==> flow/run.sh <==
#!/bin/bash
# the make line also repeats each setting of config.mk as NAME=value (left out here)
make -C /OpenROAD-flow-scripts/flow DESIGN_CONFIG=/design/flow/config.mk WORK_HOME=/design/flow/orfs CLKGATE_MAP_FILE= finish
==> flow/config.mk <==
export PLATFORM = sky130hd
export DESIGN_NAME = router
export DESIGN_NICKNAME = router
export VERILOG_FILES = /design/flow/design.v
export SDC_FILE = /design/flow/constraint.sdc
export NUM_CORES = 4
export LEC_CHECK = 0
export ABC_AREA = 1
export CAP_MARGIN = 0
export CELL_PAD_IN_SITES_DETAIL_PLACEMENT = 2
export CELL_PAD_IN_SITES_GLOBAL_PLACEMENT = 3
export CORE_MARGIN = 4
export CORE_UTILIZATION = 50
export CTS_CLUSTER_DIAMETER = 121
export CTS_CLUSTER_SIZE = 81
export GPL_ROUTABILITY_DRIVEN = 0
export GPL_TIMING_DRIVEN = 1
export MAX_ROUTING_LAYER = met4
export MIN_ROUTING_LAYER = met2
export PLACE_DENSITY = 0.39
export SETUP_SLACK_MARGIN = 0.8
export SLEW_MARGIN = 35
==> flow/constraint.sdc <==
create_clock -name core_clock -period 6.09 [get_ports {clk}]
set_input_delay 1.2180 -clock core_clock [delete_from_list [all_inputs] [get_ports {clk}]]
set_output_delay 1.2180 -clock core_clock [all_outputs]
set_load 0.01 [all_outputs]
==> flow/design.v <==
module router (
    input logic clk,
    input logic rst_n,
    input logic [3:0]  req_i,       
    input logic [31:0] data_n_i,
    input logic [31:0] data_s_i,
    input logic [31:0] data_e_i,
    input logic [31:0] data_w_i,
    input logic        yumi_i,     
    output logic [31:0] data_o,
    output logic        valid_o,
    output logic        busy_o
);
    logic [31:0] buffer [0:63];      
    logic [5:0]  write_ptr, read_ptr; 
    logic [6:0]  count;              
    logic write_en;
    logic read_en;
    assign write_en = (|req_i) && (count < 64);
    assign read_en  = (count > 0) && yumi_i;
    always_ff @(posedge clk or negedge rst_n) begin
        if (!rst_n) begin
            write_ptr <= 0;
            read_ptr  <= 0;
            count     <= 0;
            busy_o    <= 0;
            valid_o   <= 0;
            data_o    <= 0;
        end else begin
            if (write_en) begin
                if (req_i[0])      buffer[write_ptr] <= data_n_i;
                else if (req_i[1]) buffer[write_ptr] <= data_s_i;
                else if (req_i[2]) buffer[write_ptr] <= data_e_i;
                else if (req_i[3]) buffer[write_ptr] <= data_w_i;
                write_ptr <= write_ptr + 1;
            end
            if (read_en) begin
                data_o    <= buffer[read_ptr];
                valid_o   <= 1;
                read_ptr  <= read_ptr + 1;
            end else begin
                valid_o <= 0;
            end
            if (write_en && !read_en) begin
                count <= count + 1;           
            end 
            else if (!write_en && read_en) begin
                count <= count - 1;           
            end
            if (count >= 60) busy_o <= 1; 
            else             busy_o <= 0;
        end
    end
endmodule
==> results of run 1 <==
-- stage by stage --
stage | power (mW) | setup slack (ns)
2_1_floorplan | 21.7 | 1.89
3_3_place_gp | 26.1 | 0.958
==> results.cfg, run 1 <==
; flow metrics
[synth]
synth_top_cell_by_area = edfxtp_1
synth.cellmix.simpleShare = 0.221
ff_type = edfxtp_1
ys_sh_xor = 0.00145
yosys_warnings = 2
post-synth-top-area-fraction = 0.729
synth-seq-cells = 2101
synth.avg_cell_area_um2 = 11.8
synth-adder-area-share = 0.00246
synthCells = 7159
ys_async_sr_fraction = 0.0252
top_cells_by_area = edfxtp_1, nand2_1, nor2_1
syn-cell-area_um2 = 84300
fp_nets = 7310
synth.yosys.num_cells = 7159
yosys.stat.seqShare = 0.745
largest_family_of_logic_cells_by_area = simple AND/OR/NAND/NOR gates
commonest_cells_in_the_synthesized_netlist = nand2_1, edfxtp_1, nor2_1, nand3_1, nand4_1
synth-compound-area-share = 0.00635
count_of_unique_library_cells_instantiated_by_yosys = 32
post-synth-top-count-cell = nand2_1
synthMuxAreaShare = 0
synth-edff-count = 2048
ys_chip_area_um2 = 84300

[die]
floorplan.die.width_um = 419
chip_area_um2 = 175000
row_count = 150
initCoreUtil = 0.504
core_region_area_um2 = 167000
io_pins = 169
die_ht_um = 419

[run_status]
last-stage-reached = detailed placement (3_5_place_dp)
run.stop_error = [ERROR DPL-0033] detailed placement checks failed during check placement.
outcome = aborted with a tool error

[placed_design]
portBuffers = 168
==> run 2, diff against run 1 <==
- ABC_AREA: 1 -> default
- CAP_MARGIN: 0 -> 20
- CELL_PAD_IN_SITES_DETAIL_PLACEMENT: 2 -> default
- CELL_PAD_IN_SITES_GLOBAL_PLACEMENT: 3 -> default
- CORE_MARGIN: 4 -> 2
- CORE_UTILIZATION: 50 -> 59
- CTS_CLUSTER_DIAMETER: 121 -> default
- CTS_CLUSTER_SIZE: 81 -> default
- GPL_ROUTABILITY_DRIVEN: 0 -> default
- GPL_TIMING_DRIVEN: 1 -> default
- MAX_ROUTING_LAYER: met4 -> default
- MIN_ROUTING_LAYER: met2 -> default
- PLACE_DENSITY: 0.39 -> default
- SETUP_SLACK_MARGIN: 0.8 -> default
- SLEW_MARGIN: 35 -> 20
- clock period: 6.09 -> 2.29 ns (I/O delays scaled with it)
==> results.cfg, run 2 <==
; implementation run metrics
[run_status]
outcome = complete, but fails checks
check-failures = setup timing

[synth]
post-synth-top-area-fraction = 0.790
synth-adder-area-share = 0.00267
top_cells_by_area = edfxtp_1, a22oi_1, dfrtp_1
syn-cell-area_um2 = 77900
yosys_warnings = 2
synth.yosys.num_cells = 4481
synthMuxAreaShare = 0.0102
synth-seq-cells = 2101
ys_chip_area_um2 = 77900
post-synth-top-count-cell = edfxtp_1
yosys.stat.seqShare = 0.807
synth.avg_cell_area_um2 = 17.4
synth.cellmix.simpleShare = 0.0539
ys_async_sr_fraction = 0.0252
fp_nets = 4632
ff_type = edfxtp_1
synth_top_cell_by_area = edfxtp_1
synth-edff-count = 2048
synth-compound-area-share = 0.108
count_of_unique_library_cells_instantiated_by_yosys = 60
synthCells = 4481
ys_sh_xor = 0.00180
largest_family_of_logic_cells_by_area = AND-OR/OR-AND gates
commonest_cells_in_the_synthesized_netlist = edfxtp_1, a22oi_1, clkbuf_1, nand2_1, nand4_1

[clocking]
clock-root-buffer = clkbuf_16
worst_setup_hold_path_clk_slew_ns = 0.06
cts_tree = yes
insertion_delay_ns = 0.85
ctsLongestPathBuffers = 3
tritoncts.num_buffers = 200
clock_sink_count = 2101
htree_num_levels = 4

[final_timing]
min_period_over_period = 1.33
slew_viol_final = 0
fmax_ghz = 0.329
tightestPinTransition_ns = 1.11
rsz_0062_raised_after_global_routing = yes
slew_headroom = 0.257
postLayoutSetupSlackWorst_ns = -0.746
report.final.setup_viol = 64
minimum_clock_period_ns = 3.04
finClkSkew_ns = 0.0559
hold-worst-slack_ns = 0.209
total_count_of_hold_check_failures_in_the_final_report = 0

[grt]
gr-usage-all-layers = 0.423
overflow = 0
grt_pass1_wl_um = 389000
grt_max_degree = 65
grt_antenna_before_repair = 12
first_global_vias = 49300

[route]
detailroute.via_count = 51500
detail_route.wl_per_cell_um = 38.9
avgViaCountPerCell = 6.94
detail_route_antenna_nets = 0
drc_viols = 0
drt-pass1-iter-count = 8
routed_wire_length_um = 289000
drt-initial-drc-count = 8638

[setup_path]
regToRegSetupSlack_ns = -0.75
crit_path_end_kind = flop
worst_ep_required_time_ns = 2.99
critical_path.reg2reg.endpoint = data_o[8]
start_kind = flop
worstRegToRegCells = 14
path_class = reg -> reg
cp_top_family = simple AND/OR/NAND/NOR gates
timing.critical_path.depth = 14
critical_path_buf_inv_count = 6
crit_end = data_o[8]
critPathSlowestCell = or4_4
timing.critical_path.slowest_cell_delay_ns = 0.65
critical_path.startpoint = read_ptr[0]
worstPathArrival_ns = 3.74
crit_path_cell_trace = buf_6 -> ha_4 -> buf_8 -> nand4b_1 -> buf_4 -> buf_12 -> buf_8 -> nor2_4 -> a21oi_2 -> buf_4 -> nand4_1 -> or4_4 -> nor4_4 -> o221ai_1
crit_path_max_fanout = 6
crit-reg2reg-launch = read_ptr[0]

[placed_design]
place_congestion = 0.986
post-dp-hpwl_um = 190000
portBuffers = 168
dp_cells = 6884

[pwr]
cell_internal_power_dissipation_mw = 73.3
power_clock_mw = 32.3
power.total_mw = 104
cellLeakagePower_nw = 34.3
seq_power_mw = 44.6
switching_share = 0.296
p_comb_mw = 27.2
net-switching-power_mw = 30.8
power.group.top = sequential cells
power.share.clock = 0.311
peakVddDrop_mv = 0.830
comb_power_share = 0.262
power_per_cell_area_nw_per_um2 = 1030
pwr-share-seq = 0.428

[finish]
layout_stage_area_growth_over_the_synthesis_result_pct = 30.5
finish.cell_count_without_fillers = 7424
nNetsFinal = 5642

[die]
core_region_area_um2 = 131000
floorplan.die.width_um = 367
initCoreUtil = 0.593
die_ht_um = 367
chip_area_um2 = 135000
io_pins = 169
row_count = 133

[flow_run]
tool_warnings = 39
drv.max_cap_violation_count = 0

[hold_path]
holdCritPathClass = in -> async
run 2: cell type report:
class | instances | area, um^2
flip-flops and latches | 2101 | 62800
fillers | 7244 | 29700
multi-input cells | 2067 | 16600
repair buffers | 1102 | 13400
clock buffers | 262 | 5340
well taps | 1755 | 2200
clock inverters | 113 | 1070
inverters | 19 | 83.8
diodes | 5 | 12.5
run 2: per-stage QoR:
step	worst slack, ns	utilization	instance area (um^2)	setup TNS (ns)
after CTS	-0.657	0.762	100000	-19.78
after floorplan	-0.747	-	78300	-1384.90
final	-0.746	0.774	102000	-20.92
after global routing	-0.784	0.774	102000	-26.11
after detailed placement	-1.37	0.691	90700	-1434.20
after global placement	-1.32	0.691	90700	-1372.19
run 2: repair_timing:
item | CTS | global route
buffers inserted | 100 | 44
pin swaps | 131 | 114
resized | 379 | 201
setup endpoints to repair | 724 | 443
hold buffers | 1 | 0
endpoints found under the hold margin | 29 | 0
gates cloned | 12 | 12
run 2: routing by layer:
layer / global-route usage / up-vias / routed length [um]
met1: 0.557 / 25900 / 97500
met4: 0.267 / 8 / 23400
met5: 0 / - / 54
li1: - / 20500 / -
met2: 0.636 / 4101 / 129000
met3: 0.106 / 955 / 38500
==> run 3, diff against run 2 <==
- ABC_AREA: default -> 1
- CORE_UTILIZATION: 59 -> 70
- CTS_CLUSTER_SIZE: default -> 75
- clock period: 2.29 -> 2.54 ns (I/O delays scaled with it)
==> results.cfg, run 3 <==
; implementation run metrics
[final_timing]
report.final.setup_viol = 33
finClkSkew_ns = 0.0247
total_count_of_hold_check_failures_in_the_final_report = 0
min_period_over_period = 1.07
fmax_ghz = 0.369
minimum_clock_period_ns = 2.71
tightestPinTransition_ns = 0.851
rsz_0062_raised_after_global_routing = yes
slew_viol_final = 0
slew_headroom = 0.433
postLayoutSetupSlackWorst_ns = -0.170

[synth]
synthCells = 7159
yosys_warnings = 2
synth-seq-cells = 2101
ff_type = edfxtp_1
post-synth-top-count-cell = nand2_1
post-synth-top-area-fraction = 0.729
synth-adder-area-share = 0.00246
yosys.stat.seqShare = 0.745
synth.cellmix.simpleShare = 0.221
fp_nets = 7310
synth-compound-area-share = 0.00635
count_of_unique_library_cells_instantiated_by_yosys = 32
ys_async_sr_fraction = 0.0252
commonest_cells_in_the_synthesized_netlist = nand2_1, edfxtp_1, nor2_1, nand3_1, nand4_1
synth_top_cell_by_area = edfxtp_1
synthMuxAreaShare = 0
ys_sh_xor = 0.00145
synth.avg_cell_area_um2 = 11.8
top_cells_by_area = edfxtp_1, nand2_1, nor2_1
synth-edff-count = 2048
ys_chip_area_um2 = 84300
syn-cell-area_um2 = 84300
largest_family_of_logic_cells_by_area = simple AND/OR/NAND/NOR gates
synth.yosys.num_cells = 7159

[die]
floorplan.die.width_um = 351
initCoreUtil = 0.705
chip_area_um2 = 123000
io_pins = 169
die_ht_um = 351
row_count = 127
core_region_area_um2 = 120000

[setup_path]
timing.critical_path.depth = 18
critical_path_buf_inv_count = 5
critical_path.startpoint = read_ptr[1]
critical_path.reg2reg.endpoint = data_o[9]
worstPathArrival_ns = 3.44
crit_path_max_fanout = 5
path_class = reg -> reg
critPathSlowestCell = dfrtp_1
crit-reg2reg-launch = read_ptr[1]
timing.critical_path.slowest_cell_delay_ns = 0.38
start_kind = flop
cp_top_family = simple AND/OR/NAND/NOR gates
crit_path_cell_trace = inv_2 -> buf_4 -> ha_4 -> buf_6 -> nand3_4 -> nor2_4 -> buf_12 -> bufbuf_16 -> nand2_1 -> nand2_1 -> nor2_2 -> nand2_2 -> nor2_2 -> nand2_2 -> nor2_2 -> nand2_1 -> nand2_1 -> nand2_1
crit_path_end_kind = flop
worstRegToRegCells = 18
timing.critical_path.mode_cell = nand2_1
worst_ep_required_time_ns = 3.27
regToRegSetupSlack_ns = -0.17
crit_end = data_o[9]

[pwr]
peakVddDrop_mv = 1.33
power_clock_mw = 27.6
net-switching-power_mw = 33.6
cellLeakagePower_nw = 39.6
seq_power_mw = 40.4
comb_power_share = 0.304
p_comb_mw = 29.7
cell_internal_power_dissipation_mw = 64.2
power.total_mw = 97.8
power.share.clock = 0.282
power.group.top = sequential cells
switching_share = 0.344
power_per_cell_area_nw_per_um2 = 958
pwr-share-seq = 0.414

[placed_design]
place_congestion = 1.02
portBuffers = 168
pre_cts_ws_ns = -1.26
post-dp-hpwl_um = 152000

[run_status]
outcome = complete, but fails checks
check-failures = setup timing

[clocking]
cts_hold_repair.buffers = 0
worst_setup_hold_path_clk_slew_ns = 0.06
tritoncts.num_buffers = 198
htree_num_levels = 4
clock_sink_count = 2101
cts_tree = yes
clock-root-buffer = clkbuf_16
ctsLongestPathBuffers = 3
insertion_delay_ns = 0.84

[finish]
layout_stage_area_growth_over_the_synthesis_result_pct = 21.0
final.fill_count = 5789
nNetsFinal = 7924

[grt]
gr-usage-all-layers = 0.433
first_global_vias = 59600
grt_pass1_wl_um = 378000
grt_antenna_before_repair = 3
grt_max_degree = 80
overflow = 0

[route]
detail_route.wl_per_cell_um = 27.8
drt-pass1-iter-count = 9
avgViaCountPerCell = 6.42
detail_route_antenna_nets = 0
drt-initial-drc-count = 9224
routed_wire_length_um = 265000
detailroute.via_count = 61300
drc_viols = 0

[hold_path]
holdCritPathClass = in -> async

[flow_run]
tool_warnings = 39
drv.max_cap_violation_count = 0
run 3: timing repair:
item / in CTS / in global routing
setup endpoints to repair: 1314 / 201
pin swaps: 84 / 46
resized: 253 / 117
gates cloned: 47 / 2
buffers inserted: 51 / 12
run 3: area by class of cell:
type / instances / area [um^2] / share of cell area
clock inverters: 104 / 664 / 0.00651
well taps: 1612 / 2020 / 0.0198
inverters: 64 / 258 / 0.00253
multi-input cells: 4650 / 21400 / 0.209
clock buffers: 255 / 5230 / 0.0513
repair buffers: 758 / 9660 / 0.0946
diodes: 2 / 5.00 / 0.0000490
flip-flops and latches: 2101 / 62800 / 0.616
run 3: metal layers:
| layer | track usage | share of wire |
|---|---|---|
| met2 | 0.666 | 0.46 |
| met3 | 0.114 | 0.14 |
| met4 | 0.283 | 0.074 |
| met5 | 0 | 0.00012 |
| met1 | 0.550 | 0.33 |
run 3: metrics by stage:
step / TNS, ns / instances / cell area, um^2 / util / hold slack [ns]
after global routing: -5.20 / 9544 / 102000 / 0.853 / 0.183
after detailed placement: -1226.45 / 9071 / 93500 / 0.781 / 0.472
after global placement: -1180.63 / 9069 / 93400 / 0.781 / 0.466
after CTS: -14.79 / 9527 / 101000 / 0.847 / 0.120
final: -2.87 / 9546 / 102000 / 0.853 / 0.168
after floorplan: -2562.83 / 7159 / 84500 / - / 0.212
==> run 4, diff against run 3 <==
- ABC_AREA: 1 -> default
- CAP_MARGIN: 20 -> 30
- CELL_PAD_IN_SITES_DETAIL_PLACEMENT: default -> 1
- CELL_PAD_IN_SITES_GLOBAL_PLACEMENT: default -> 1
- CORE_ASPECT_RATIO: default -> 0.71
- CORE_UTILIZATION: 70 -> 40
- CTS_CLUSTER_DIAMETER: default -> 358
- CTS_CLUSTER_SIZE: 75 -> default
- GPL_TIMING_DRIVEN: default -> 1
- HOLD_SLACK_MARGIN: default -> 0.05
- MAX_ROUTING_LAYER: default -> met5
- PLACE_DENSITY_LB_ADDON: default -> 0.03
- TNS_END_PERCENT: default -> 35
- clock period: 2.54 -> 2.72 ns (I/O delays scaled with it)
==> results.cfg, run 4 <==
; implementation run metrics
[pwr]
cell_internal_power_dissipation_mw = 62.2
cellLeakagePower_nw = 33.8
switching_share = 0.303
comb_power_share = 0.254
peakVddDrop_mv = 0.593
power.total_mw = 89.3
pwr-share-seq = 0.421
power.group.top = sequential cells
seq_power_mw = 37.6
power_per_cell_area_nw_per_um2 = 880
power.share.clock = 0.324
p_comb_mw = 22.7
power_clock_mw = 28.9
net-switching-power_mw = 27.0

[synth]
synth.cellmix.simpleShare = 0.0539
ys_async_sr_fraction = 0.0252
synth-seq-cells = 2101
ff_type = edfxtp_1
largest_family_of_logic_cells_by_area = AND-OR/OR-AND gates
syn-cell-area_um2 = 77900
synth-adder-area-share = 0.00267
post-synth-top-area-fraction = 0.790
yosys_warnings = 2
post-synth-top-count-cell = edfxtp_1
commonest_cells_in_the_synthesized_netlist = edfxtp_1, a22oi_1, clkbuf_1, nand2_1, nand4_1
top_cells_by_area = edfxtp_1, a22oi_1, dfrtp_1
ys_chip_area_um2 = 77900
synth.yosys.num_cells = 4481
count_of_unique_library_cells_instantiated_by_yosys = 60
synth.avg_cell_area_um2 = 17.4
synthCells = 4481
synth-compound-area-share = 0.108
synth-edff-count = 2048
synth_top_cell_by_area = edfxtp_1
yosys.stat.seqShare = 0.807
synthMuxAreaShare = 0.0102
fp_nets = 4632
ys_sh_xor = 0.00180

[finish]
mi_logic_area_um2 = 16400
seq_area_um2 = 62800
layout_stage_area_growth_over_the_synthesis_result_pct = 30.3
final.fill_count = 17600
utilization = 0.524
nNetsFinal = 5599
finish.cell_count_without_fillers = 8168

[setup_path]
cp_top_family = simple AND/OR/NAND/NOR gates
path_class = reg -> reg
worst_ep_required_time_ns = 3.43
regToRegSetupSlack_ns = -0.45
timing.critical_path.depth = 13
worstRegToRegCells = 13
critical_path_buf_inv_count = 5
crit_path_cell_trace = inv_2 -> ha_4 -> and3b_2 -> buf_6 -> and2_4 -> buf_12 -> buf_6 -> a22oi_2 -> nand4_1 -> or4_4 -> nor4_4 -> buf_4 -> o221ai_1
critical_path.startpoint = read_ptr[0]
crit_path_end_kind = flop
crit-reg2reg-launch = read_ptr[0]
timing.critical_path.mode_cell = buf_6
critical_path.reg2reg.endpoint = data_o[2]
crit_end = data_o[2]
crit_path_max_fanout = 6
timing.critical_path.slowest_cell_delay_ns = 0.57
critPathSlowestCell = or4_4
worstPathArrival_ns = 3.87
start_kind = flop

[die]
io_pins = 169
core_region_area_um2 = 193000
chip_area_um2 = 198000
die_ht_um = 376
floorplan.die.width_um = 528
row_count = 136
initCoreUtil = 0.402

[clocking]
ctsLongestPathBuffers = 4
worst_setup_hold_path_clk_slew_ns = 0.07
htree_num_levels = 4
cts_tree = yes
insertion_delay_ns = 0.88
clock_sink_count = 2101
clock-root-buffer = clkbuf_16
tritoncts.num_buffers = 210

[run_status]
outcome = complete, but fails checks
check-failures = setup timing

[grt]
grt_max_degree = 65
grt_pass1_wl_um = 444000
first_global_vias = 50000
overflow = 0
gr-usage-all-layers = 0.332
grt_antenna_before_repair = 21

[flow_run]
tool_warnings = 37
drv.max_cap_violation_count = 0

[final_timing]
total_count_of_hold_check_failures_in_the_final_report = 0
report.final.setup_viol = 34
minimum_clock_period_ns = 3.17
min_period_over_period = 1.17
fmax_ghz = 0.316
hold-worst-slack_ns = 0.367
rsz_0062_raised_after_global_routing = yes
finClkSkew_ns = 0.0498
slew_viol_final = 0
tightestPinTransition_ns = 0.948
slew_headroom = 0.366
postLayoutSetupSlackWorst_ns = -0.449

[placed_design]
post-dp-hpwl_um = 228000
place_congestion = 0.957
dp_cells = 7691
portBuffers = 168

[route]
avgViaCountPerCell = 6.32
drt-pass1-iter-count = 6
drt-initial-drc-count = 8183
detail_route.wl_per_cell_um = 41.0
routed_wire_length_um = 335000
detailroute.via_count = 51600
drc_viols = 0
detail_route_antenna_nets = 0

[hold_path]
holdCritPathClass = in -> async
[run 4: cell type report]
type                    instances  share of cell area
inverters                      19            0.000703
clock buffers                 257              0.0550
flip-flops and latches       2101               0.619
diodes                          4           0.0000987
well taps                    2553              0.0315
repair buffers               1052               0.122
multi-input cells            2064               0.161
clock inverters               118              0.0105
[run 4: stage by stage]
step	worst slack [ns]	instance area (um^2)	setup TNS [ns]
final	-0.449	101000	-9.96
after global routing	-0.436	101000	-11.32
after CTS	-0.321	100000	-7.29
after detailed placement	-1.16	91700	-318.61
after global placement	-1.25	91700	-325.37
after floorplan	-0.603	78300	-554.28
[run 4: layer usage]
| layer | track usage | up-vias | share of wire |
|---|---|---|---|
| met5 | 0 | - | 0.000069 |
| met4 | 0.0742 | 4 | 0.024 |
| met3 | 0.0875 | 411 | 0.12 |
| met2 | 0.473 | 3135 | 0.42 |
| met1 | 0.507 | 27700 | 0.44 |
| li1 | - | 20400 | - |
[run 4: what timing repair did]
item / 4_1_cts / 5_1_grt
gates cloned: 8 / 0
hold buffers: 1 / 0
endpoints found under the hold margin: 53 / 0
setup buffers: 59 / 38
endpoints found under the setup margin: 40 / 38
gates resized: 327 / 135
pin swaps: 125 / 67
==> run 5, diff against run 4 <==
- ABC_AREA: default -> 0
- CAP_MARGIN: 30 -> 40
- CELL_PAD_IN_SITES_DETAIL_PLACEMENT: 1 -> default
- CELL_PAD_IN_SITES_GLOBAL_PLACEMENT: 1 -> 0
- CORE_ASPECT_RATIO: 0.71 -> default
- CORE_UTILIZATION: 40 -> 70
- CTS_CLUSTER_DIAMETER: 358 -> 266
- CTS_CLUSTER_SIZE: default -> 21
- GPL_TIMING_DRIVEN: 1 -> default
- HOLD_SLACK_MARGIN: 0.05 -> default
- MAX_ROUTING_LAYER: met5 -> default
- PLACE_DENSITY: default -> 0.61
- PLACE_DENSITY_LB_ADDON: 0.03 -> default
- TNS_END_PERCENT: 35 -> 60
- clock period: 2.72 -> 2.56 ns (I/O delays scaled with it)
==> results.cfg, run 5 <==
; implementation run metrics
[run_status]
outcome = complete, but fails checks
check-failures = setup timing

[pwr]
net-switching-power_mw = 26.5
peakVddDrop_mv = 0.787
p_comb_mw = 25.3
power.share.clock = 0.226
cell_internal_power_dissipation_mw = 57.8
pwr-share-seq = 0.474
power_per_cell_area_nw_per_um2 = 869
switching_share = 0.315
power.total_mw = 84.3
comb_power_share = 0.300
power_clock_mw = 19.0
cellLeakagePower_nw = 32.2
seq_power_mw = 40.0
power.group.top = sequential cells

[die]
core_region_area_um2 = 111000
floorplan.die.width_um = 338
initCoreUtil = 0.705
io_pins = 169
die_ht_um = 338
chip_area_um2 = 114000
row_count = 122

[final_timing]
fmax_ghz = 0.313
minimum_clock_period_ns = 3.20
tightestPinTransition_ns = 0.847
finClkSkew_ns = 0.0521
slew_headroom = 0.435
hold-worst-slack_ns = 0.449
total_count_of_hold_check_failures_in_the_final_report = 0
slew_viol_final = 0
postLayoutSetupSlackWorst_ns = -0.639
min_period_over_period = 1.25
rsz_0062_raised_after_global_routing = yes
report.final.setup_viol = 36

[placed_design]
pre_cts_ws_ns = -1.02
place_congestion = 1.02
post-dp-hpwl_um = 188000
portBuffers = 168

[route]
drt-pass1-iter-count = 8
drt-initial-drc-count = 10800
drc_viols = 0
routed_wire_length_um = 295000
avgViaCountPerCell = 7.74
detail_route.wl_per_cell_um = 42.4
detail_route_antenna_nets = 0
detailroute.via_count = 53800

[grt]
grt_max_degree = 65
first_global_vias = 51500
overflow = 0
grt_antenna_before_repair = 12
gr-usage-all-layers = 0.523
grt_pass1_wl_um = 400000

[setup_path]
worstPathArrival_ns = 3.86
regToRegSetupSlack_ns = -0.64
timing.critical_path.depth = 10
crit_end = data_o[0]
worstRegToRegCells = 10
crit_path_cell_trace = buf_6 -> ha_4 -> and3b_2 -> buf_12 -> and2_4 -> a22oi_1 -> nand4_1 -> or4_4 -> nor4_4 -> o221ai_2
crit_path_end_kind = flop
critPathSlowestCell = or4_4
crit_path_max_fanout = 6
critical_path.reg2reg.endpoint = data_o[0]
worst_ep_required_time_ns = 3.22
timing.critical_path.slowest_cell_delay_ns = 0.65
crit-reg2reg-launch = read_ptr[1]
cp_top_family = simple AND/OR/NAND/NOR gates
start_kind = flop
critical_path.startpoint = read_ptr[1]
path_class = reg -> reg
critical_path_buf_inv_count = 2

[hold_path]
hold_path_depth = 6
min-delay-start = req_i[0]
worstHoldEndpoint = write_ptr[0]
holdCritPathClass = in -> reg

[finish]
final.fill_count = 4445
seq_area_um2 = 62800
layout_stage_area_growth_over_the_synthesis_result_pct = 24.5
mi_logic_area_um2 = 16400
nNetsFinal = 5524

[flow_run]
drv.max_cap_violation_count = 0
tool_warnings = 39

[synth]
ff_type = edfxtp_1
commonest_cells_in_the_synthesized_netlist = edfxtp_1, a22oi_1, clkbuf_1, nand2_1, nand4_1
synth-compound-area-share = 0.108
synthCells = 4481
syn-cell-area_um2 = 77900
synth.yosys.num_cells = 4481
ys_sh_xor = 0.00180
post-synth-top-area-fraction = 0.790
synth.avg_cell_area_um2 = 17.4
synth-seq-cells = 2101
synthMuxAreaShare = 0.0102
top_cells_by_area = edfxtp_1, a22oi_1, dfrtp_1
fp_nets = 4632
synth-adder-area-share = 0.00267
yosys.stat.seqShare = 0.807
post-synth-top-count-cell = edfxtp_1
count_of_unique_library_cells_instantiated_by_yosys = 60
largest_family_of_logic_cells_by_area = AND-OR/OR-AND gates
synth.cellmix.simpleShare = 0.0539
ys_async_sr_fraction = 0.0252
ys_chip_area_um2 = 77900
synth-edff-count = 2048
yosys_warnings = 2
synth_top_cell_by_area = edfxtp_1

[clocking]
ctsLongestPathBuffers = 3
htree_num_levels = 3
insertion_delay_ns = 0.81
clock_sink_count = 2101
tritoncts.num_buffers = 110
worst_setup_hold_path_clk_slew_ns = 0.10
clock-root-buffer = clkbuf_16
cts_tree = yes
==> run 5: final cells by class <==
class,instances,area share
antenna,9,0.000232
clock buffer,186,0.0313
clock inverter,8,0.00155
inverter,19,0.000761
multi-input combinational,2066,0.169
sequential,2101,0.648
tap,1488,0.0192
timing repair buffer,1075,0.130
==> run 5: metrics by stage <==
stage,std cells,area (um^2),utilization,TNS [ns]
after global placement,6620,90300,0.817,-1068.19
after floorplan,4481,78300,-,-901.37
final,6952,96900,0.877,-16.17
after detailed placement,6621,90300,0.817,-1077.09
after CTS,6919,96300,0.872,-10.57
after global routing,6943,96900,0.877,-17.76
==> run 5: repair_timing <==
action                                  4_1_cts  5_1_grt
hold buffers                                  1        0
resized                                     403       82
endpoints found under the hold margin        53        0
buffers inserted                             92       30
pin swaps                                   144       94
endpoints found under the setup margin      222      174
gates cloned                                 13        1
==> run 5: metal layers <==
layer	up-vias	wire (um)	GRT usage	part of all wire
met1	25900	86600	0.640	0.29
met5	-	57	0	0.00019
met3	1589	53400	0.229	0.18
li1	20100	-	-	-
met2	6137	123000	0.737	0.42
met4	10	31000	0.403	0.11
==> run 6, diff against run 5 <==
- CAP_MARGIN: 40 -> 5
- CORE_UTILIZATION: 70 -> 67
- clock period: 2.56 -> 2.71 ns (I/O delays scaled with it)
==> results.cfg, run 6 <==
; implementation run metrics
[setup_path]
cp_top_family = simple AND/OR/NAND/NOR gates
timing.critical_path.mode_cell = buf_12
critical_path.startpoint = read_ptr[0]
timing.critical_path.slowest_cell_delay_ns = 0.57
start_kind = flop
crit_path_end_kind = flop
path_class = reg -> reg
critical_path_buf_inv_count = 4
crit_path_max_fanout = 6
timing.critical_path.depth = 12
worstPathArrival_ns = 3.64
critical_path.reg2reg.endpoint = data_o[18]
crit-reg2reg-launch = read_ptr[0]
regToRegSetupSlack_ns = -0.28
crit_path_cell_trace = buf_6 -> ha_4 -> buf_8 -> nand4b_1 -> buf_12 -> buf_12 -> nor2_4 -> a21oi_4 -> nand4_1 -> or3_4 -> nor4_4 -> o221ai_2
worst_ep_required_time_ns = 3.35
crit_end = data_o[18]
critPathSlowestCell = or3_4
worstRegToRegCells = 12

[final_timing]
min_period_over_period = 1.10
minimum_clock_period_ns = 2.99
rsz_0062_raised_after_global_routing = yes
slew_headroom = 0.362
total_count_of_hold_check_failures_in_the_final_report = 0
postLayoutSetupSlackWorst_ns = -0.283
slew_viol_final = 0
finClkSkew_ns = 0.0374
fmax_ghz = 0.334
tns_ns = -7.06
report.final.setup_viol = 41
tightestPinTransition_ns = 0.953

[synth]
synthCells = 4481
commonest_cells_in_the_synthesized_netlist = edfxtp_1, a22oi_1, clkbuf_1, nand2_1, nand4_1
synth.avg_cell_area_um2 = 17.4
synth.yosys.num_cells = 4481
synth-seq-cells = 2101
yosys_warnings = 2
top_cells_by_area = edfxtp_1, a22oi_1, dfrtp_1
synthMuxAreaShare = 0.0102
ff_type = edfxtp_1
syn-cell-area_um2 = 77900
largest_family_of_logic_cells_by_area = AND-OR/OR-AND gates
synth-compound-area-share = 0.108
ys_sh_xor = 0.00180
synth-adder-area-share = 0.00267
synth-edff-count = 2048
ys_async_sr_fraction = 0.0252
post-synth-top-count-cell = edfxtp_1
count_of_unique_library_cells_instantiated_by_yosys = 60
fp_nets = 4632
synth.cellmix.simpleShare = 0.0539
synth_top_cell_by_area = edfxtp_1
yosys.stat.seqShare = 0.807
ys_chip_area_um2 = 77900
post-synth-top-area-fraction = 0.790

[pwr]
power.group.top = sequential cells
pwr-share-seq = 0.486
power_per_cell_area_nw_per_um2 = 803
seq_power_mw = 37.6
power_clock_mw = 17.9
cellLeakagePower_nw = 31.7
comb_power_share = 0.283
p_comb_mw = 21.9
power.total_mw = 77.4
power.share.clock = 0.231
peakVddDrop_mv = 0.832
switching_share = 0.300
net-switching-power_mw = 23.2
cell_internal_power_dissipation_mw = 54.2

[route]
avgViaCountPerCell = 7.37
drt-initial-drc-count = 9313
detail_route_antenna_nets = 0
detailroute.via_count = 50600
drt-pass1-iter-count = 6
routed_wire_length_um = 271000
detail_route.wl_per_cell_um = 39.4
drc_viols = 0

[finish]
final.fill_count = 5580
layout_stage_area_growth_over_the_synthesis_result_pct = 23.8
utilization = 0.833
nNetsFinal = 5407
final_cell_area_excluding_filler_cells_um2 = 96400

[hold_path]
holdCritPathClass = in -> async

[placed_design]
place_congestion = 0.985
post-dp-hpwl_um = 181000
pre_cts_ws_ns = -0.776
portBuffers = 168
dpl_cell_area_um2 = 90200

[run_status]
outcome = complete, but fails checks
check-failures = setup timing

[grt]
first_global_vias = 47700
grt_max_degree = 65
grt_antenna_before_repair = 8
overflow = 0
grt_pass1_wl_um = 364000
gr-usage-all-layers = 0.451

[clocking]
clock-root-buffer = clkbuf_16
worst_setup_hold_path_clk_slew_ns = 0.09
htree_num_levels = 3
cts_tree = yes
tritoncts.num_buffers = 110
clock_sink_count = 2101
insertion_delay_ns = 0.77
ctsLongestPathBuffers = 3

[die]
core_region_area_um2 = 116000
floorplan.die.width_um = 345
row_count = 125
chip_area_um2 = 119000
io_pins = 169
die_ht_um = 345
initCoreUtil = 0.673

[flow_run]
drv.max_cap_violation_count = 0
tool_warnings = 39
==> run 6: routing by layer <==
metal | global-route usage | part of all wire
met5 | 0.00401 | 0.00047
met4 | 0.308 | 0.090
met3 | 0.126 | 0.15
met2 | 0.669 | 0.44
met1 | 0.589 | 0.32
==> run 6: per-stage QoR <==
step,instances,hold slack (ns)
after global routing,6868,0.194
after detailed placement,6579,0.390
after global placement,6578,0.391
final,6871,0.174
after CTS,6804,0.150
after floorplan,4481,0.246
==> run 6: area by class of cell <==
type                    count  area, um^2  share of cell area
clock inverters             6         111             0.00116
repair buffers            959       12100               0.126
multi-input cells        2065       16300               0.169
flip-flops and latches   2101       62800               0.652
inverters                  19        71.3            0.000740
diodes                      5        12.5            0.000130
well taps                1524        1910              0.0198
clock buffers             192        3100              0.0322
==> run 6: repair_timing <==
item | in CTS | in global routing
gates cloned | 2 | 12
endpoints found under the setup margin | 65 | 154
setup buffers | 24 | 51
hold buffers | 1 | 0
resized | 200 | 251
pin swaps | 50 | 134
endpoints found under the hold margin | 20 | 0
==> run 7, diff against run 6 <==
- CAP_MARGIN: 5 -> 20
- CELL_PAD_IN_SITES_GLOBAL_PLACEMENT: 0 -> default
- CORE_UTILIZATION: 67 -> 70
- CTS_CLUSTER_DIAMETER: 266 -> default
- CTS_CLUSTER_SIZE: 21 -> 73
- PLACE_DENSITY: 0.61 -> default
- PLACE_DENSITY_LB_ADDON: default -> 0.0
- SETUP_SLACK_MARGIN: default -> 0.74
- TNS_END_PERCENT: 60 -> default
- clock period: 2.71 -> 2.54 ns (I/O delays scaled with it)
==> results.cfg, run 7 <==
; flow metrics
[synth]
synth.cellmix.simpleShare = 0.0539
count_of_unique_library_cells_instantiated_by_yosys = 60
synth.yosys.num_cells = 4481
post-synth-top-count-cell = edfxtp_1
top_cells_by_area = edfxtp_1, a22oi_1, dfrtp_1
fp_nets = 4632
ys_chip_area_um2 = 77900
synthMuxAreaShare = 0.0102
yosys_warnings = 2
ys_sh_xor = 0.00180
largest_family_of_logic_cells_by_area = AND-OR/OR-AND gates
yosys.stat.seqShare = 0.807
commonest_cells_in_the_synthesized_netlist = edfxtp_1, a22oi_1, clkbuf_1, nand2_1, nand4_1
post-synth-top-area-fraction = 0.790
ys_async_sr_fraction = 0.0252
synth-compound-area-share = 0.108
synth-adder-area-share = 0.00267
synth_top_cell_by_area = edfxtp_1
ff_type = edfxtp_1
synth.avg_cell_area_um2 = 17.4
synth-edff-count = 2048
synthCells = 4481
synth-seq-cells = 2101
syn-cell-area_um2 = 77900

[run_status]
run.stop_error = [ERROR DPL-0033] detailed placement checks failed during check placement.
outcome = aborted with a tool error
last-stage-reached = clock tree synthesis (4_1_cts)

[placed_design]
place_congestion = 1.02
portBuffers = 168
post-dp-hpwl_um = 185000
dp_cells = 6613

[die]
die_ht_um = 338
io_pins = 169
floorplan.die.width_um = 338
initCoreUtil = 0.705
chip_area_um2 = 114000
core_region_area_um2 = 111000
row_count = 122
## run 7: per-stage QoR
stage                     worst slack (ns)   util  power [mW]  area (um^2)
after floorplan                     -0.497      -        48.6        78300
after global placement              -0.981  0.819        59.2        90600
after detailed placement             -1.00  0.819        59.7        90600
==> run 8, diff against run 7 <==
- ABC_AREA: 0 -> default
- CELL_PAD_IN_SITES_GLOBAL_PLACEMENT: default -> 3
- CORE_MARGIN: 2 -> 3
- CORE_UTILIZATION: 70 -> 50
- CTS_CLUSTER_SIZE: 73 -> default
- MAX_ROUTING_LAYER: default -> met4
- PLACE_DENSITY: default -> 0.39
- PLACE_DENSITY_LB_ADDON: 0.0 -> default
- SETUP_SLACK_MARGIN: 0.74 -> default
- clock period: 2.54 -> 5.0 ns (I/O delays scaled with it)
==> results.cfg, run 8 <==
; implementation run metrics
[die]
row_count = 144
die_ht_um = 401
chip_area_um2 = 161000
floorplan.die.width_um = 401
initCoreUtil = 0.504
core_region_area_um2 = 154000
io_pins = 169

[final_timing]
slew_headroom = 0.200
rsz_0062_raised_after_global_routing = no
total_count_of_hold_check_failures_in_the_final_report = 0
report.final.setup_viol = 0
fmax_ghz = 0.232
postLayoutSetupSlackWorst_ns = 0.692
minimum_clock_period_ns = 4.31
min_period_over_period = 0.862
hold-worst-slack_ns = 0.0615
slew_viol_final = 0
finClkSkew_ns = 0.0267
tns_ns = 0
tightestPinTransition_ns = 1.20

[route]
drc_viols = 0
drt-initial-drc-count = 7183
drt-pass1-iter-count = 6
detailroute.via_count = 47800
avgViaCountPerCell = 6.77
detail_route.wl_per_cell_um = 41.3
routed_wire_length_um = 291000
detail_route_antenna_nets = 0

[synth]
largest_family_of_logic_cells_by_area = AND-OR/OR-AND gates
synth.cellmix.simpleShare = 0.0539
synth-compound-area-share = 0.108
yosys_warnings = 2
synth_top_cell_by_area = edfxtp_1
synth-edff-count = 2048
synthCells = 4481
fp_nets = 4632
count_of_unique_library_cells_instantiated_by_yosys = 60
ys_async_sr_fraction = 0.0252
ys_sh_xor = 0.00180
top_cells_by_area = edfxtp_1, a22oi_1, dfrtp_1
synth.yosys.num_cells = 4481
commonest_cells_in_the_synthesized_netlist = edfxtp_1, a22oi_1, clkbuf_1, nand2_1, nand4_1
post-synth-top-count-cell = edfxtp_1
ff_type = edfxtp_1
syn-cell-area_um2 = 77900
post-synth-top-area-fraction = 0.790
yosys.stat.seqShare = 0.807
synthMuxAreaShare = 0.0102
synth.avg_cell_area_um2 = 17.4
synth-adder-area-share = 0.00267
synth-seq-cells = 2101
ys_chip_area_um2 = 77900

[setup_path]
start_kind = flop
critical_path_buf_inv_count = 3
crit_path_cell_trace = inv_1 -> ha_1 -> buf_4 -> o311ai_0 -> o221ai_1 -> a2111oi_0 -> nand3_2 -> nand2_1 -> buf_4 -> o221ai_1
worstPathArrival_ns = 4.98
cp_top_family = AND-OR/OR-AND gates
crit-reg2reg-launch = read_ptr[0]
timing.critical_path.depth = 10
critical_path.reg2reg.endpoint = data_o[0]
critPathSlowestCell = a2111oi_0
path_class = reg -> reg
worstRegToRegCells = 10
regToRegSetupSlack_ns = 0.69
crit_path_end_kind = flop
crit_path_max_fanout = 24
worst_ep_required_time_ns = 5.67
crit_end = data_o[0]
critical_path.startpoint = read_ptr[0]
timing.critical_path.slowest_cell_delay_ns = 0.82

[flow_run]
drv.max_cap_violation_count = 0
tool_warnings = 37

[clocking]
htree_num_levels = 4
clock_sink_count = 2101
worst_setup_hold_path_clk_slew_ns = 0.06
cts_tree = yes
post_cts_buffers = 0
clock-root-buffer = clkbuf_16
cts_hold_repair.buffers = 0
tritoncts.num_buffers = 208
insertion_delay_ns = 0.84
ctsLongestPathBuffers = 3
cts-resized-gates = 0

[pwr]
power_clock_mw = 14.8
pwr-share-seq = 0.469
power.share.clock = 0.339
cell_internal_power_dissipation_mw = 30.9
power.total_mw = 43.8
cellLeakagePower_nw = 29.2
p_comb_mw = 8.40
power_per_cell_area_nw_per_um2 = 482
seq_power_mw = 20.5
switching_share = 0.295
peakVddDrop_mv = 0.336
net-switching-power_mw = 12.9
power.group.top = sequential cells
comb_power_share = 0.192

[finish]
mi_logic_area_um2 = 14800
seq_area_um2 = 62800
final.fill_count = 11700
utilization = 0.588
layout_stage_area_growth_over_the_synthesis_result_pct = 16.5
final_cell_area_excluding_filler_cells_um2 = 90700
finish.cell_count_without_fillers = 7061
nNetsFinal = 4982

[grt]
gr-usage-all-layers = 0.370
grt_pass1_wl_um = 389000
grt_max_degree = 65
grt_antenna_before_repair = 18
overflow = 0
first_global_vias = 45400

[hold_path]
holdCritPathClass = in -> async

[placed_design]
post-dp-hpwl_um = 176000
dpl_cell_area_um2 = 84200
place_congestion = 0.876
portBuffers = 168
pre_cts_ws_ns = 0.637
dp_cells = 6663

[run_status]
outcome = finished clean
==> run 8: layer usage <==
| layer | global-route usage | up-vias | routed length (um) |
|---|---|---|---|
| li1 | - | 19200 | - |
| met1 | 0.481 | 24900 | 109000 |
| met2 | 0.569 | 3139 | 137000 |
| met3 | 0.0710 | 604 | 29800 |
| met4 | 0.168 | 0 | 14800 |
| met5 | - | - | 0 |
==> run 8: area by class of cell <==
class	instances	area share
Timing Repair Buffer	438	0.0449
Tap cell	2044	0.0282
Multi-Input combinational cell	2063	0.163
Inverter	19	0.000786
Antenna cell	20	0.000552
Clock inverter	107	0.00923
Clock buffer	269	0.0612
Sequential cell	2101	0.693
==> run 9, diff against run 8 <==
- ABC_AREA: default -> 0
- CAP_MARGIN: 20 -> 5
- CELL_PAD_IN_SITES_GLOBAL_PLACEMENT: 3 -> 0
- CORE_MARGIN: 3 -> 2
- CORE_UTILIZATION: 50 -> 70
- CTS_CLUSTER_DIAMETER: default -> 266
- CTS_CLUSTER_SIZE: default -> 21
- MAX_ROUTING_LAYER: met4 -> default
- PLACE_DENSITY: 0.39 -> default
- PLACE_DENSITY_LB_ADDON: default -> 0.0
- SETUP_SLACK_MARGIN: default -> 0.8
- TNS_END_PERCENT: default -> 60
- clock period: 5.0 -> 2.71 ns (I/O delays scaled with it)
==> results.cfg, run 9 <==
; implementation run metrics
[clocking]
clock_sink_count = 2101
worst_setup_hold_path_clk_slew_ns = 0.09
cts_tree = yes
tritoncts.num_buffers = 110
insertion_delay_ns = 0.80
ctsLongestPathBuffers = 3
clock-root-buffer = clkbuf_16
htree_num_levels = 3

[synth]
ys_sh_xor = 0.00180
synthCells = 4481
post-synth-top-count-cell = edfxtp_1
synth-compound-area-share = 0.108
count_of_unique_library_cells_instantiated_by_yosys = 60
yosys.stat.seqShare = 0.807
synthMuxAreaShare = 0.0102
synth_top_cell_by_area = edfxtp_1
synth.avg_cell_area_um2 = 17.4
yosys_warnings = 2
synth.cellmix.simpleShare = 0.0539
top_cells_by_area = edfxtp_1, a22oi_1, dfrtp_1
synth.yosys.num_cells = 4481
fp_nets = 4632
commonest_cells_in_the_synthesized_netlist = edfxtp_1, a22oi_1, clkbuf_1, nand2_1, nand4_1
largest_family_of_logic_cells_by_area = AND-OR/OR-AND gates
post-synth-top-area-fraction = 0.790
ff_type = edfxtp_1
synth-edff-count = 2048
syn-cell-area_um2 = 77900
ys_chip_area_um2 = 77900
ys_async_sr_fraction = 0.0252
synth-seq-cells = 2101
synth-adder-area-share = 0.00267

[pwr]
p_comb_mw = 24.2
comb_power_share = 0.302
power.group.top = sequential cells
seq_power_mw = 37.8
cell_internal_power_dissipation_mw = 54.9
peakVddDrop_mv = 0.969
cellLeakagePower_nw = 32.5
power_per_cell_area_nw_per_um2 = 818
power_clock_mw = 18.1
net-switching-power_mw = 25.0
power.share.clock = 0.226
pwr-share-seq = 0.472
switching_share = 0.313

[final_timing]
min_period_over_period = 1.18
slew_viol_final = 0
rsz_0062_raised_after_global_routing = yes
slew_headroom = 0.361
finClkSkew_ns = 0.0443
minimum_clock_period_ns = 3.19
postLayoutSetupSlackWorst_ns = -0.478
report.final.setup_viol = 34
hold-worst-slack_ns = 0.544
fmax_ghz = 0.314
total_count_of_hold_check_failures_in_the_final_report = 0
tightestPinTransition_ns = 0.955

[route]
avgViaCountPerCell = 7.77
detail_route.wl_per_cell_um = 42.1
drt-pass1-iter-count = 9
drc_viols = 0
detailroute.via_count = 53900
detail_route_antenna_nets = 0
routed_wire_length_um = 292000
drt-initial-drc-count = 11000

[die]
floorplan.die.width_um = 338
io_pins = 169
row_count = 122
die_ht_um = 338
initCoreUtil = 0.705
core_region_area_um2 = 111000
chip_area_um2 = 114000

[setup_path]
crit_end = data_o[28]
worstPathArrival_ns = 3.83
crit_path_cell_trace = buf_4 -> ha_4 -> and2_4 -> buf_4 -> and2_4 -> buf_12 -> buf_4 -> a22oi_1 -> nand4_1 -> nor4_4 -> o221ai_2
cp_top_family = simple AND/OR/NAND/NOR gates
start_kind = flop
timing.critical_path.depth = 11
crit_path_max_fanout = 10
regToRegSetupSlack_ns = -0.48
worstRegToRegCells = 11
critical_path.reg2reg.endpoint = data_o[28]
timing.critical_path.mode_cell = buf_4
path_class = reg -> reg
worst_ep_required_time_ns = 3.35
critical_path.startpoint = read_ptr[0]
crit_path_end_kind = flop
crit-reg2reg-launch = read_ptr[0]
critical_path_buf_inv_count = 4
critPathSlowestCell = nor4_4
timing.critical_path.slowest_cell_delay_ns = 0.45

[grt]
first_global_vias = 50900
gr-usage-all-layers = 0.505
overflow = 0
grt_pass1_wl_um = 389000
grt_max_degree = 65
grt_antenna_before_repair = 13

[hold_path]
worstHoldEndpoint = data_o[19]
holdCritPathClass = reg -> reg
hold_path_depth = 2
min-delay-start = data_o[19]

[finish]
utilization = 0.885
nNetsFinal = 5510
layout_stage_area_growth_over_the_synthesis_result_pct = 25.6

[run_status]
check-failures = setup timing
outcome = complete, but fails checks

[flow_run]
drv.max_cap_violation_count = 0
tool_warnings = 39

[placed_design]
post-dp-hpwl_um = 180000
place_congestion = 1.01
portBuffers = 168
[run 9: metrics by stage]
stage / cells / setup TNS [ns] / setup slack (ns) / cell area [um^2] / power, mW
floorplan: 4481 / -238.51 / -0.327 / 78300 / 45.6
global placement: 6585 / -763.37 / -0.820 / 90300 / 55.3
detailed placement: 6585 / -838.54 / -0.845 / 90300 / 55.8
CTS: 6885 / -5.19 / -0.243 / 96500 / 76.5
global route: 6930 / -10.85 / -0.510 / 97800 / 80.8
finish: 6942 / -10.13 / -0.478 / 97800 / 80.0
[run 9: cell type report]
cell class / instances / area [um^2]
sequential: 2101 / 62800
multi-input combinational: 2066 / 16800
timing repair buffer: 1061 / 13000
fill: 4267 / 12700
clock buffer: 189 / 3090
tap: 1488 / 1860
clock inverter: 6 / 114
inverter: 19 / 76.3
antenna: 12 / 30.0
[run 9: per-layer routing]
metal  routed length (um)  track usage  vias up
met4                30300        0.382       14
met5                  137     0.000426        -
met3                52500        0.195     1666
met1                85800        0.633    26000
met2               123000        0.718     6176
li1                     -            -    20100
[run 9: what timing repair did]
action,in CTS,in global routing
hold buffers,1,0
pin swaps,147,117
hold endpoints to repair,40,0
resized,493,186
cloned,13,5
endpoints found under the setup margin,2128,2912
buffers inserted,91,40
==> run 10, diff against run 9 <==
- ABC_AREA: 0 -> default
- CAP_MARGIN: 5 -> 20
- CELL_PAD_IN_SITES_GLOBAL_PLACEMENT: 0 -> default
- CORE_UTILIZATION: 70 -> 50
- CTS_CLUSTER_DIAMETER: 266 -> default
- CTS_CLUSTER_SIZE: 21 -> default
- PLACE_DENSITY: default -> 0.6
- PLACE_DENSITY_LB_ADDON: 0.0 -> default
- SETUP_SLACK_MARGIN: 0.8 -> default
- TNS_END_PERCENT: 60 -> default
- clock period: 2.71 -> 4.97 ns (I/O delays scaled with it)
==> results.cfg, run 10 <==
; implementation run metrics
[grt]
first_global_vias = 45700
overflow = 0
grt_max_degree = 65
gr-usage-all-layers = 0.347
grt_antenna_before_repair = 8
grt_pass1_wl_um = 374000

[die]
chip_area_um2 = 159000
die_ht_um = 399
row_count = 144
initCoreUtil = 0.504
core_region_area_um2 = 154000
floorplan.die.width_um = 399
io_pins = 169

[synth]
post-synth-top-count-cell = edfxtp_1
count_of_unique_library_cells_instantiated_by_yosys = 60
fp_nets = 4632
ys_async_sr_fraction = 0.0252
top_cells_by_area = edfxtp_1, a22oi_1, dfrtp_1
ys_chip_area_um2 = 77900
post-synth-top-area-fraction = 0.790
synth-seq-cells = 2101
synth.yosys.num_cells = 4481
yosys.stat.seqShare = 0.807
ff_type = edfxtp_1
synthCells = 4481
largest_family_of_logic_cells_by_area = AND-OR/OR-AND gates
synth.cellmix.simpleShare = 0.0539
synthMuxAreaShare = 0.0102
yosys_warnings = 2
synth_top_cell_by_area = edfxtp_1
synth-compound-area-share = 0.108
synth.avg_cell_area_um2 = 17.4
ys_sh_xor = 0.00180
syn-cell-area_um2 = 77900
commonest_cells_in_the_synthesized_netlist = edfxtp_1, a22oi_1, clkbuf_1, nand2_1, nand4_1
synth-edff-count = 2048
synth-adder-area-share = 0.00267

[final_timing]
total_count_of_hold_check_failures_in_the_final_report = 0
fmax_ghz = 0.226
tightestPinTransition_ns = 1.24
hold-worst-slack_ns = 0.0915
rsz_0062_raised_after_global_routing = no
minimum_clock_period_ns = 4.42
slew_viol_final = 0
slew_headroom = 0.175
report.final.setup_viol = 0
finClkSkew_ns = 0.0332
min_period_over_period = 0.889

[placed_design]
post-dp-hpwl_um = 167000
dpl_cell_area_um2 = 84100
place_congestion = 0.915
portBuffers = 168

[clocking]
cts_hold_repair.buffers = 0
ctsLongestPathBuffers = 3
htree_num_levels = 4
cts_tree = yes
cts-resized-gates = 0
post_cts_buffers = 0
clock_sink_count = 2101
tritoncts.num_buffers = 203
clock-root-buffer = clkbuf_16
worst_setup_hold_path_clk_slew_ns = 0.06
insertion_delay_ns = 0.84

[route]
drt-pass1-iter-count = 6
detail_route_antenna_nets = 0
route.top_layer_used = met5
routed_wire_length_um = 277000
route.met2.wl_um = 125000
detail_route.wl_per_cell_um = 39.5
drc_viols = 0
avgViaCountPerCell = 6.86
detailroute.via_count = 48100
route.layer.met1.wl_um = 99100
met3WireLength_um = 34300
drt-initial-drc-count = 7765

[setup_path]
crit_path_max_fanout = 26
cp_top_family = simple AND/OR/NAND/NOR gates
start_kind = flop
crit_end = data_o[30]
critical_path.reg2reg.endpoint = data_o[30]
critPathSlowestCell = a2111oi_1
worstRegToRegCells = 11
timing.critical_path.mode_cell = buf_4
path_class = reg -> reg
regToRegSetupSlack_ns = 0.55
crit_path_end_kind = flop
timing.critical_path.depth = 11
critical_path_buf_inv_count = 3
timing.critical_path.slowest_cell_delay_ns = 1.14
crit-reg2reg-launch = read_ptr[1]
worst_ep_required_time_ns = 5.65
critical_path.startpoint = read_ptr[1]
worstPathArrival_ns = 5.10
crit_path_cell_trace = inv_1 -> ha_1 -> buf_4 -> and3b_1 -> and2_2 -> a2111oi_1 -> buf_4 -> nand3_1 -> or4_1 -> nor4_1 -> o21ai_0

[pwr]
power_per_cell_area_nw_per_um2 = 482
pwr-share-seq = 0.476
power.group.top = sequential cells
power.total_mw = 43.6
peakVddDrop_mv = 0.372
cell_internal_power_dissipation_mw = 31.0
power_clock_mw = 15.0
switching_share = 0.289
cellLeakagePower_nw = 29.0
seq_power_mw = 20.7
power.share.clock = 0.343
comb_power_share = 0.181
net-switching-power_mw = 12.6
p_comb_mw = 7.88

[finish]
mi_logic_area_um2 = 14800
final.fill_count = 11500
utilization = 0.586
nNetsFinal = 4944
layout_stage_area_growth_over_the_synthesis_result_pct = 16.2
final_cell_area_excluding_filler_cells_um2 = 90500
seq_area_um2 = 62800

[flow_run]
drv.max_cap_violation_count = 0
tool_warnings = 35

[hold_path]
holdCritPathClass = in -> async

[run_status]
outcome = finished clean
==> run 10: cell type report <==
| type | count | area share |
|---|---|---|
| Inverter | 19 | 0.000788 |
| Timing Repair Buffer | 405 | 0.0426 |
| Antenna cell | 7 | 0.000194 |
| Clock buffer | 278 | 0.0621 |
| Tap cell | 2044 | 0.0283 |
| Sequential cell | 2101 | 0.694 |
| Clock inverter | 97 | 0.00838 |
| Multi-Input combinational cell | 2063 | 0.163 |
==> run 10: metrics by stage <==
| stage | worst slack (ns) | setup TNS [ns] | std cells |
|---|---|---|---|
| final | 0.550 | 0 | 7014 |
| after global routing | 0.606 | 0 | 7007 |
| after CTS | 0.880 | 0 | 7007 |
| after detailed placement | 0.877 | 0 | 6632 |
| after global placement | 0.832 | 0 | 6628 |
| after floorplan | -0.227 | -115.86 | 4481 |
==> run 10: metal layers <==
metal / global-route usage / vias up
met2: 0.534 / 3664
met1: 0.459 / 24500
met5: 0 / -
met3: 0.0879 / 861
met4: 0.182 / 6
li1: - / 19100
==> run 11, diff against run 10 <==
- CORE_UTILIZATION: 50 -> 13
- clock period: 4.97 -> 5.15 ns (I/O delays scaled with it)
==> results.cfg, run 11 <==
; implementation run metrics
[run_status]
outcome = finished clean

[pwr]
net-switching-power_mw = 12.8
cell_internal_power_dissipation_mw = 29.4
power.share.clock = 0.334
power.total_mw = 42.2
power_per_cell_area_nw_per_um2 = 431
peakVddDrop_mv = 0.419
cellLeakagePower_nw = 29.0
p_comb_mw = 7.99
comb_power_share = 0.189
seq_power_mw = 20.1
pwr-share-seq = 0.477
power_clock_mw = 14.1
switching_share = 0.303
power.group.top = sequential cells

[final_timing]
finClkSkew_ns = 0.0557
rsz_0062_raised_after_global_routing = no
slew_viol_final = 0
minimum_clock_period_ns = 4.50
tightestPinTransition_ns = 1.28
postLayoutSetupSlackWorst_ns = 0.654
fmax_ghz = 0.222
report.final.setup_viol = 0
total_count_of_hold_check_failures_in_the_final_report = 0
slew_headroom = 0.145
min_period_over_period = 0.873

[die]
chip_area_um2 = 605000
core_region_area_um2 = 597000
row_count = 284
initCoreUtil = 0.130
floorplan.die.width_um = 778
io_pins = 169
die_ht_um = 778

[clocking]
cts_tree = yes
htree_num_levels = 4
insertion_delay_ns = 0.87
cts-resized-gates = 0
clock_sink_count = 2101
post_cts_buffers = 0
cts_hold_repair.buffers = 0
clock-root-buffer = clkbuf_16
tritoncts.num_buffers = 194
worst_setup_hold_path_clk_slew_ns = 0.07
ctsLongestPathBuffers = 3

[grt]
overflow = 0
grt_max_degree = 65
gr-usage-all-layers = 0.0910
first_global_vias = 45300
grt_pass1_wl_um = 387000
grt_antenna_before_repair = 11

[placed_design]
post-dp-hpwl_um = 180000
portBuffers = 168
pre_cts_ws_ns = 0.910
place_congestion = 0.868

[route]
drt-pass1-iter-count = 8
detailroute.via_count = 48000
avgViaCountPerCell = 3.70
detail_route.wl_per_cell_um = 22.3
drc_viols = 0
routed_wire_length_um = 289000
detail_route_antenna_nets = 0
drt-initial-drc-count = 8426

[setup_path]
critical_path.startpoint = read_ptr[5]
regToRegSetupSlack_ns = 0.65
timing.critical_path.slowest_cell_delay_ns = 0.88
crit_path_end_kind = flop
critPathSlowestCell = nor4_1
timing.critical_path.mode_cell = buf_4
path_class = reg -> reg
worst_ep_required_time_ns = 5.88
worstRegToRegCells = 10
crit-reg2reg-launch = read_ptr[5]
cp_top_family = simple AND/OR/NAND/NOR gates
start_kind = flop
critical_path_buf_inv_count = 3
critical_path.reg2reg.endpoint = data_o[21]
timing.critical_path.depth = 10
crit_end = data_o[21]
crit_path_cell_trace = buf_4 -> nor2b_1 -> buf_4 -> and3_1 -> a2111oi_0 -> buf_4 -> nand3_1 -> nor4_1 -> nand4_1 -> a221o_1
worstPathArrival_ns = 5.23
crit_path_max_fanout = 29

[synth]
synth_top_cell_by_area = edfxtp_1
post-synth-top-count-cell = edfxtp_1
synthMuxAreaShare = 0.0102
post-synth-top-area-fraction = 0.790
synth-seq-cells = 2101
synth.yosys.num_cells = 4481
commonest_cells_in_the_synthesized_netlist = edfxtp_1, a22oi_1, clkbuf_1, nand2_1, nand4_1
ys_chip_area_um2 = 77900
ys_async_sr_fraction = 0.0252
yosys_warnings = 2
synth.avg_cell_area_um2 = 17.4
count_of_unique_library_cells_instantiated_by_yosys = 60
synth-adder-area-share = 0.00267
synth-edff-count = 2048
synth-compound-area-share = 0.108
largest_family_of_logic_cells_by_area = AND-OR/OR-AND gates
synth.cellmix.simpleShare = 0.0539
fp_nets = 4632
ff_type = edfxtp_1
syn-cell-area_um2 = 77900
yosys.stat.seqShare = 0.807
ys_sh_xor = 0.00180
top_cells_by_area = edfxtp_1, a22oi_1, dfrtp_1
synthCells = 4481

[finish]
utilization = 0.164
nNetsFinal = 4947
layout_stage_area_growth_over_the_synthesis_result_pct = 25.7

[flow_run]
drv.max_cap_violation_count = 0
tool_warnings = 38

[hold_path]
holdCritPathClass = in -> async
run 11: layout make-up:
type	count	area [um^2]
inverters	19	71.3
well taps	8008	10000
repair buffers	417	4030
diodes	3	7.51
clock inverters	112	877
flip-flops and latches	2101	62800
clock buffers	247	5260
fillers	64600	499000
multi-input cells	2063	14800
run 11: per-stage QoR:
stage	cells	setup TNS (ns)	instance area, um^2	hold WS [ns]
after floorplan	4481	-42.13	77900	0.488
after global placement	12600	0	91600	0.483
after detailed placement	12600	0	91700	0.488
after CTS	13000	0	97800	0.0865
after global routing	13000	0	97800	0.124
final	13000	0	97800	0.131
run 11: routing by layer:
metal	part of all wire	wire [um]	vias up	GRT usage
met4	0.053	15400	0	0.0427
li1	-	-	19100	-
met3	0.13	38200	626	0.0277
met2	0.45	130000	3629	0.143
met1	0.36	105000	24600	0.114
met5	0	0	-	0
==> run 12, diff against run 11 <==
- ABC_AREA: default -> 0
- CAP_MARGIN: 20 -> 5
- CELL_PAD_IN_SITES_GLOBAL_PLACEMENT: default -> 2
- CORE_UTILIZATION: 13 -> 52
- CTS_CLUSTER_DIAMETER: default -> 266
- CTS_CLUSTER_SIZE: default -> 11
- PLACE_DENSITY: 0.6 -> 0.61
- TNS_END_PERCENT: default -> 60
- clock period: 5.15 -> 2.71 ns (I/O delays scaled with it)
==> results.cfg, run 12 <==
; implementation run metrics
[setup_path]
worst_ep_required_time_ns = 3.43
critical_path_buf_inv_count = 2
critical_path.startpoint = read_ptr[0]
crit_path_cell_trace = inv_2 -> ha_4 -> and3b_2 -> and2_4 -> buf_6 -> a22oi_2 -> nand4_1 -> or4_4 -> nor4_4 -> o221ai_1
critical_path.reg2reg.endpoint = data_o[8]
critPathSlowestCell = or4_4
regToRegSetupSlack_ns = -0.28
crit_end = data_o[8]
start_kind = flop
cp_top_family = simple AND/OR/NAND/NOR gates
timing.critical_path.slowest_cell_delay_ns = 0.64
worstPathArrival_ns = 3.70
crit_path_max_fanout = 7
timing.critical_path.depth = 10
path_class = reg -> reg
worstRegToRegCells = 10
crit-reg2reg-launch = read_ptr[0]
crit_path_end_kind = flop

[pwr]
power.group.top = sequential cells
power.total_mw = 86.7
seq_power_mw = 37.7
power_clock_mw = 26.1
power.share.clock = 0.301
cell_internal_power_dissipation_mw = 60.9
comb_power_share = 0.264
pwr-share-seq = 0.435
power_per_cell_area_nw_per_um2 = 865
switching_share = 0.298
p_comb_mw = 22.9
peakVddDrop_mv = 0.817
net-switching-power_mw = 25.8
cellLeakagePower_nw = 33.5

[die]
initCoreUtil = 0.522
core_region_area_um2 = 149000
io_pins = 169
row_count = 142
chip_area_um2 = 153000
floorplan.die.width_um = 391
die_ht_um = 391

[synth]
synthCells = 4481
top_cells_by_area = edfxtp_1, a22oi_1, dfrtp_1
synth_top_cell_by_area = edfxtp_1
ys_sh_xor = 0.00180
synth.yosys.num_cells = 4481
synth.cellmix.simpleShare = 0.0539
commonest_cells_in_the_synthesized_netlist = edfxtp_1, a22oi_1, clkbuf_1, nand2_1, nand4_1
yosys.stat.seqShare = 0.807
ys_async_sr_fraction = 0.0252
yosys_warnings = 2
synth-adder-area-share = 0.00267
synth-seq-cells = 2101
post-synth-top-count-cell = edfxtp_1
syn-cell-area_um2 = 77900
synthMuxAreaShare = 0.0102
largest_family_of_logic_cells_by_area = AND-OR/OR-AND gates
synth-compound-area-share = 0.108
post-synth-top-area-fraction = 0.790
ff_type = edfxtp_1
count_of_unique_library_cells_instantiated_by_yosys = 60
synth-edff-count = 2048
synth.avg_cell_area_um2 = 17.4
ys_chip_area_um2 = 77900
fp_nets = 4632

[clocking]
ctsLongestPathBuffers = 3
clock_sink_count = 2101
tritoncts.num_buffers = 208
htree_num_levels = 4
clock-root-buffer = clkbuf_16
insertion_delay_ns = 0.86
cts_tree = yes
worst_setup_hold_path_clk_slew_ns = 0.06

[flow_run]
tool_warnings = 39
drv.max_cap_violation_count = 0

[final_timing]
minimum_clock_period_ns = 2.99
postLayoutSetupSlackWorst_ns = -0.278
slew_headroom = 0.336
min_period_over_period = 1.10
total_count_of_hold_check_failures_in_the_final_report = 0
report.final.setup_viol = 34
finClkSkew_ns = 0.0374
tightestPinTransition_ns = 0.995
fmax_ghz = 0.335
rsz_0062_raised_after_global_routing = yes
slew_viol_final = 0

[placed_design]
dp_cells = 7072
pre_cts_ws_ns = -0.856
portBuffers = 168
place_congestion = 0.936
post-dp-hpwl_um = 199000

[finish]
layout_stage_area_growth_over_the_synthesis_result_pct = 28.7
nNetsFinal = 5625
finish.cell_count_without_fillers = 7537

[route]
routed_wire_length_um = 293000
detail_route_antenna_nets = 0
detail_route.wl_per_cell_um = 38.9
avgViaCountPerCell = 6.70
detailroute.via_count = 50500
drt-pass1-iter-count = 7
drc_viols = 0
drt-initial-drc-count = 7888

[run_status]
check-failures = setup timing
outcome = complete, but fails checks

[grt]
grt_max_degree = 65
grt_antenna_before_repair = 12
grt_pass1_wl_um = 397000
overflow = 0
first_global_vias = 48200
gr-usage-all-layers = 0.384

[hold_path]
holdCritPathClass = in -> async
## run 12: stage by stage
stage | cell area, um^2 | hold WS (ns) | util | TNS [ns]
floorplan | 78300 | 0.246 | - | -575.32
global placement | 90700 | 0.391 | 0.607 | -1758.26
detailed placement | 90700 | 0.392 | 0.607 | -917.49
CTS | 99300 | 0.0357 | 0.665 | -4.57
global route | 100000 | 0.0890 | 0.672 | -7.21
finish | 100000 | 0.0832 | 0.672 | -5.44
## run 12: metal layers
layer,track usage,vias up,wire [um]
li1,-,20400,-
met3,0.0823,717,32600
met2,0.588,3444,134000
met1,0.518,26000,107000
met4,0.213,4,19200
met5,0,-,26
## run 12: repair_timing
| item | CTS | global route |
|---|---|---|
| setup endpoints to repair | 48 | 104 |
| gates cloned | 11 | 3 |
| pin swaps | 123 | 95 |
| gates resized | 410 | 106 |
| buffers inserted | 88 | 39 |
| hold buffers | 1 | 0 |
| hold endpoints to repair | 21 | 0 |
## run 12: final cells by class
cell class / count / area [um^2]
Sequential cell: 2101 / 62800
Fill cell: 10200 / 49000
Multi-Input combinational cell: 2066 / 16500
Timing Repair Buffer: 1078 / 12600
Clock buffer: 315 / 5630
Tap cell: 1944 / 2430
Clock inverter: 12 / 231
Inverter: 19 / 71.3
Antenna cell: 2 / 5.00
Power figures rest on the tool's default switching activity, not on a simulated workload.
